Setup of JK:
## radar
 module radar(  input clk, input rst, input echo, input [1:0] boton_cambiar_grados, output done, output trigger,
 output [15:0] distance, output PWM, input ultra);
clock: 15.7 ns
lec_check: 0
abc_area: 1
cap_margin: 20
cell_pad_in_sites_global_placement: 0
core_aspect_ratio: 1.78
core_margin: 2
core_utilization: 72
cts_cluster_diameter: 214
cts_cluster_size: 72
gpl_routability_driven: 0
place_density_lb_addon: 0.01
slew_margin: 20
tns_end_percent: 25
run.sh (not shown) runs the stock make flow with config.mk's settings and CLKGATE_MAP_FILE=.
global routing: JK exited with error
Here is what was changed in the inputs of MS compared with JK.
Settings: CTS_CLUSTER_DIAMETER removed (was 214); GPL_ROUTABILITY_DRIVEN removed (was 0); CORE_UTILIZATION changed from 72 to 40; PLACE_DENSITY_LB_ADDON removed (was 0.01); CORE_ASPECT_RATIO removed (was 1.78); TNS_END_PERCENT removed (was 25); ABC_AREA removed (was 1); CTS_CLUSTER_SIZE removed (was 72); CELL_PAD_IN_SITES_GLOBAL_PLACEMENT removed (was 0); the clock period (ns, I/O delays scaled along) changed from 15.7 to 23.5.
==> comparison <==
Against JK, area of the chip in MS came out worse.
For the post-synthesis cell area, MS came in 8.7% lower than JK did.
MS — total of cells resized after clock tree synthesis 81 lower, JK as reference
Going from JK to MS, post-synthesis sequential area ratio went up by 0.99 points; area share of fa/ha/maj cells after synthesis went up 1.0 points.
Looking at the reports, MS completed the entire flow and the layout it produced met the timing, design-rule and antenna checks.
Changes in AL relative to MS:
Settings: TNS_END_PERCENT now 5, previously not set; PLACE_DENSITY_LB_ADDON now 0.2, previously not set; CORE_UTILIZATION now 72, was 40; ABC_AREA now 1, previously not set; the clock period (ns, I/O delays scaled along) now 19.2, was 23.5.
Notes after the runs:
In the flow results for AL and MS, the flip-flop and latch share of the layout cell area is smaller on AL.
Compared with MS, AL shows a higher cell area after synthesis.
Core area: AL vs MS down about 40%
AL gives more overall global routing resource usage than MS did.
AL vs MS, portion of the layout cell area used by clock cells went down by 0.29 points.
Cell with the biggest individual delay on the critical path: sky130_fd_sc_hd__o21ai_1 -> MS, sky130_fd_sc_hd__fa_1 -> AL
A dominant combinational cell family by area after synthesis of simple AND/OR/NAND/NOR gates is what AL shows, while AND-OR/OR-AND gates belongs to MS.
## Diff of input files: TR against AL
Settings: putting CTS_CLUSTER_SIZE at 98 where nothing was set; clearing PLACE_DENSITY_LB_ADDON, which used to be 0.2; swapping 20 for 40 in CAP_MARGIN; clearing TNS_END_PERCENT, which used to be 5; putting PLACE_DENSITY at 0.35 where nothing was set; swapping 19.2 for 12.0 in the clock period (ns, I/O delays scaled along).
==> results <==
Status(TR) = ERROR, stage = detailed placement. | post-synth net total | AL vs TR | ≈ equal |. Re I/O pin total: no difference whatsoever between AL and TR. Mean instance size in the synthesized netlist came out exactly the same in AL and TR. Mapped cell area came out exactly the same in AL and TR. Re horizontal die dimension: no difference whatsoever between TR and AL. Summary of TR over AL: yosys stat chip area comparable; row count held; adder-cell share of the synthesized area held. Against AL, global placer's final weighted congestion in TR rose by more than 10%.
Here is what was changed in the inputs of PW compared with TR.
Settings: an added HOLD_SLACK_MARGIN of 0.28; an added PLACE_DENSITY_LB_ADDON of 0.06; a change of CTS_CLUSTER_SIZE from 98 to 15; a deleted PLACE_DENSITY that had been 0.35; an added SETUP_SLACK_MARGIN of 0.35; a change of CAP_MARGIN from 40 to 20.
Results
TR -> PW: chip area line of the yosys report flat. Die outline height across TR and PW: no real change. Diff TR..PW | count of instantiated cells in the yosys netlist | unchanged. PW: DPL-0033 in detailed placement -> run aborted. PW -> TR: synthesized netlist cell count delta 0, exact match. Compared PW against TR; die size within noise. Summary of PW over TR: die span in x ~0 delta; final estimated routing congestion in global placement shows a reduction of 0.051; number of input and output port buffers inserted shows no meaningful change.

* * *

radar again, from the RTL that the note above started with.
Settings: LEC_CHECK=0, ABC_AREA=1, CAP_MARGIN=20, CORE_ASPECT_RATIO=1.6, CORE_MARGIN=2, CORE_UTILIZATION=40, CTS_CLUSTER_DIAMETER=179, GPL_ROUTABILITY_DRIVEN=0, SETUP_SLACK_MARGIN=5.0, SLEW_MARGIN=20; clock period 25.0 ns.
Next try:
Settings changed: ABC_AREA 1 to not set, CORE_ASPECT_RATIO 1.6 to not set, CORE_UTILIZATION 40 to 17, CTS_CLUSTER_DIAMETER 179 to not set, GPL_ROUTABILITY_DRIVEN 0 to not set, SETUP_SLACK_MARGIN 5.0 to not set.
Clock period 25.0 ns to 32.8 ns, I/O delays scaled along.
Die size is higher by 110%.
Via count is lower by 9.7%.
Final area is lower by 3.8%.
Clock-buffer cell count is lower by 2.
Utilization is lower by 24 points.
Worst setup slack improves by 3.6 ns.
Wire length is lower by about 6.6%.
Non-clock buffer count is lower by 3.
Next try:
Settings changed: ABC_AREA set to 1, CORE_UTILIZATION 17 to 72, CTS_CLUSTER_SIZE set to 15, HOLD_SLACK_MARGIN set to 0.29, PLACE_DENSITY_LB_ADDON set to 0.06, SETUP_SLACK_MARGIN set to 3.41.
Clock period 32.8 ns to 12.0 ns, I/O delays scaled along.
After rerunning: The new run stopped in 3_5_place_dp; synthesized area came out higher by 9.6%; die size came out lower by 74%; synthesized cell count came out higher by 37%.

* * *

radar again, from the RTL that the note above started with.
Settings: LEC_CHECK=0, ABC_AREA=0, CAP_MARGIN=20, CELL_PAD_IN_SITES_GLOBAL_PLACEMENT=1, CORE_MARGIN=9, CORE_UTILIZATION=61, CTS_CLUSTER_DIAMETER=123, CTS_CLUSTER_SIZE=100, HOLD_SLACK_MARGIN=0.15, SLEW_MARGIN=20, TNS_END_PERCENT=10; clock period 25.0 ns.
The starting point completed with no timing, DRC or antenna violations.
Next try:
Settings changed: CORE_ASPECT_RATIO from default to 1.6, CORE_MARGIN 9 to 2, CORE_UTILIZATION 61 to 40, CTS_CLUSTER_DIAMETER 123 to 179, CTS_CLUSTER_SIZE 100 to default, GPL_ROUTABILITY_DRIVEN from default to 0, HOLD_SLACK_MARGIN 0.15 to default, TNS_END_PERCENT 10 to default.
What happened: The new run finished clean. First-iteration DRC count is lower by 44%. Clock skew is lower by 3.2 ps.
Next try:
Settings changed: ABC_AREA 0 to 1, CELL_PAD_IN_SITES_GLOBAL_PLACEMENT 1 to 3, CTS_CLUSTER_SIZE from default to 59, GPL_TIMING_DRIVEN from default to 0, HOLD_SLACK_MARGIN from default to 0.05, MIN_ROUTING_LAYER from default to met2, SLEW_MARGIN 20 to 35, TNS_END_PERCENT from default to 35.
What happened: The new run ended with an error in global placement without I/O (3_1_place_gp_skip_io) (GPL-0301). Die size is higher by 9.4%. Synthesized cell count is higher by 37%. Synthesized area is higher by 9.6%.
Next try:
Settings changed: CELL_PAD_IN_SITES_GLOBAL_PLACEMENT 3 to 1, CORE_ASPECT_RATIO 1.6 to default, CORE_UTILIZATION 40 to 37, CTS_CLUSTER_DIAMETER 179 to 333, CTS_CLUSTER_SIZE 59 to 100, GPL_ROUTABILITY_DRIVEN 0 to default, GPL_TIMING_DRIVEN 0 to default, HOLD_SLACK_MARGIN 0.05 to 0.15, MIN_ROUTING_LAYER met2 to default, SLEW_MARGIN 35 to 5, TNS_END_PERCENT 35 to default.
Result: This time the run finished with timing, DRC and antenna clean. Die size went up by 7.9%. Synthesized area does not change. Synthesized cell count stays the same.
